==> run H: inputs <==
==> flow/design.v <==
module fixed_point_alu (
    input clk,
    input rst,
    input [1:0] op,           
    input signed [15:0] a,    
    input signed [15:0] b,    
    output reg signed [23:0] out,   
    output reg overflow       
);
    localparam Q8_MAX_POS = 16'sh7FFF;    
    localparam Q8_MAX_NEG = 16'sh8000;    
    localparam Q16_MAX_POS = 24'sh7FFFFF;  
    localparam Q16_MAX_NEG = 24'sh800000;  
    reg signed [31:0] mul_result;   
    reg signed [23:0] add_sub_result;
    always @(posedge clk or posedge rst) begin
        if (rst) begin
            out <= 0;
            overflow <= 0;
        end else begin
            case (op)
                2'b00: begin
                    add_sub_result = a + b;
                    if ((a > 0 && b > 0 && add_sub_result < 0) || 
                        (a < 0 && b < 0 && add_sub_result > 0)) begin
                        overflow <= 1;
                        out <= (a[15] == 1) ? Q16_MAX_NEG : Q16_MAX_POS;
                    end else begin
                        overflow <= 0;
                        out <= { {8{add_sub_result[15]}}, add_sub_result };  
                    end
                end
                2'b01: begin
                    add_sub_result = a - b;
                    if ((a > 0 && b < 0 && add_sub_result < 0) || 
                        (a < 0 && b > 0 && add_sub_result > 0)) begin
                        overflow <= 1;
                        out <= (a[15] == 1) ? Q16_MAX_NEG : Q16_MAX_POS;
                    end else begin
                        overflow <= 0;
                        out <= { {8{add_sub_result[15]}}, add_sub_result };  
                    end
                end
               2'b10: begin
    mul_result = a * b;   
    if ($signed(mul_result[31:8]) > $signed(Q16_MAX_POS)) begin
        overflow <= 1;
        out <= Q16_MAX_POS;
    end else if ($signed(mul_result[31:8]) < $signed(Q16_MAX_NEG)) begin
        overflow <= 1;
        out <= Q16_MAX_NEG;
    end else begin
        overflow <= 0;
        out <= mul_result[31:8];   
    end
end
                2'b11: begin
                    if (b == 0) begin   
                        overflow <= 1;
                        out <= (a[15] == 1) ? Q16_MAX_NEG : Q16_MAX_POS;
                    end else begin
                        out <= (a << 8) / b;
                        overflow <= 0;
                    end
                end
                default: begin
                    out <= 0;
                    overflow <= 0;
                end
            endcase
        end
    end
endmodule
==> flow/run.sh <==
#!/bin/bash
# the make line also repeats each setting of config.mk as NAME=value (left out here)
make -C /OpenROAD-flow-scripts/flow DESIGN_CONFIG=/design/flow/config.mk WORK_HOME=/design/flow/orfs CLKGATE_MAP_FILE= finish
==> flow/config.mk <==
export PLATFORM = sky130hd
export DESIGN_NAME = fixed_point_alu
export DESIGN_NICKNAME = fixed_point_alu
export VERILOG_FILES = /design/flow/design.v
export SDC_FILE = /design/flow/constraint.sdc
export NUM_CORES = 4
export LEC_CHECK = 0
export CAP_MARGIN = 20
export CORE_ASPECT_RATIO = 1.26
export CORE_MARGIN = 2
export CORE_UTILIZATION = 68
export CTS_CLUSTER_DIAMETER = 337
export CTS_CLUSTER_SIZE = 21
export MAX_ROUTING_LAYER = met5
export PLACE_DENSITY = 0.62
export SETUP_SLACK_MARGIN = 5.0
export SLEW_MARGIN = 20
export TNS_END_PERCENT = 95
==> flow/constraint.sdc <==
create_clock -name core_clock -period 57.9 [get_ports {clk}]
set_input_delay 11.5800 -clock core_clock [delete_from_list [all_inputs] [get_ports {clk}]]
set_output_delay 11.5800 -clock core_clock [all_outputs]
set_load 0.01 [all_outputs]
==> run X (differences from run H) <==
Settings changed: ABC_AREA set to 1, CAP_MARGIN 20 to 25, CORE_ASPECT_RATIO 1.26 to unset, CORE_UTILIZATION 68 to 40, CTS_CLUSTER_DIAMETER 337 to unset, CTS_CLUSTER_SIZE 21 to unset, GPL_ROUTABILITY_DRIVEN set to 1, PLACE_DENSITY 0.62 to unset, SETUP_SLACK_MARGIN 5.0 to unset, TNS_END_PERCENT 95 to unset.
==> flow/constraint.sdc (replaced) <==
create_clock -name core_clock -period 60.0 [get_ports {clk}]
set_input_delay 12.0000 -clock core_clock [delete_from_list [all_inputs] [get_ports {clk}]]
set_output_delay 12.0000 -clock core_clock [all_outputs]
set_load 0.01 [all_outputs]
==> run G (differences from run H) <==
Settings changed: CORE_ASPECT_RATIO 1.26 to 0.5, CORE_MARGIN 2 to 9, CORE_UTILIZATION 68 to 32, CTS_CLUSTER_DIAMETER 337 to 241, CTS_CLUSTER_SIZE 21 to 89, HOLD_SLACK_MARGIN set to 0.23, PLACE_DENSITY 0.62 to 0.63, SETUP_SLACK_MARGIN 5.0 to -1.81, TNS_END_PERCENT 95 to 5.
==> comparison table <==
Adder-cell area share of the yosys netlist: run X 35.3%; run H 34.4%; run G 34.4%
Origin of the worst setup path: run X b[9]; run H -; run G a[4]
Final-report setup violation count: run X 0; run H -; run G 9
WP buf/inv: run X 62; run H -; run G 28
Status: run X no timing/DRC/antenna violations; run H did not finish; run G failed layout checks
Last stage reached: run X -; run H 5_1_grt; run G -
Layout check failures: run X -; run H -; run G negative setup slack
Inverters: run X 867; run H -; run G 395
Count of placed standard cells including taps: run X 6,106; run H 4,686; run G 5,836
Met2 Wirelength: run X 47,000 um; run H -; run G 56,200 um
Ratio of final minimum period to clock period: run X 97.0%; run H -; run G 100%
Number of instances in the synthesized netlist: run X 4,407; run H 4,031; run G 4,031
Number of antenna repair diodes: run X 0; run H -; run G 2
Via count of the routed design: run X 31,200; run H -; run G 33,300
DR top layer: run X met5; run H -; run G met4
Critical path destination: run X out[18]$_DFF_PP0_; run H -; run G out[13]$_DFF_PP0_
Non-clock buffers, area share: run X 18.5%; run H -; run G 14.5%
Least setup slack across all paths after layout: run X 1.81 ns; run H -; run G -0.227 ns
Iteration-0 DRC Markers: run X 1,923; run H -; run G 2,975
Share of the yosys chip area belonging to registers: run X 2.13%; run H 2.07%; run G 2.07%
Post-Synth AOI/OAI Area: run X 13.4%; run H 25.4%; run G 25.4%
Worst Path Arrival: run X 58.34 ns; run H -; run G 58.24 ns
Avg Inst Size Synth: run X 6.67 um2; run H 7.49 um2; run G 7.49 um2
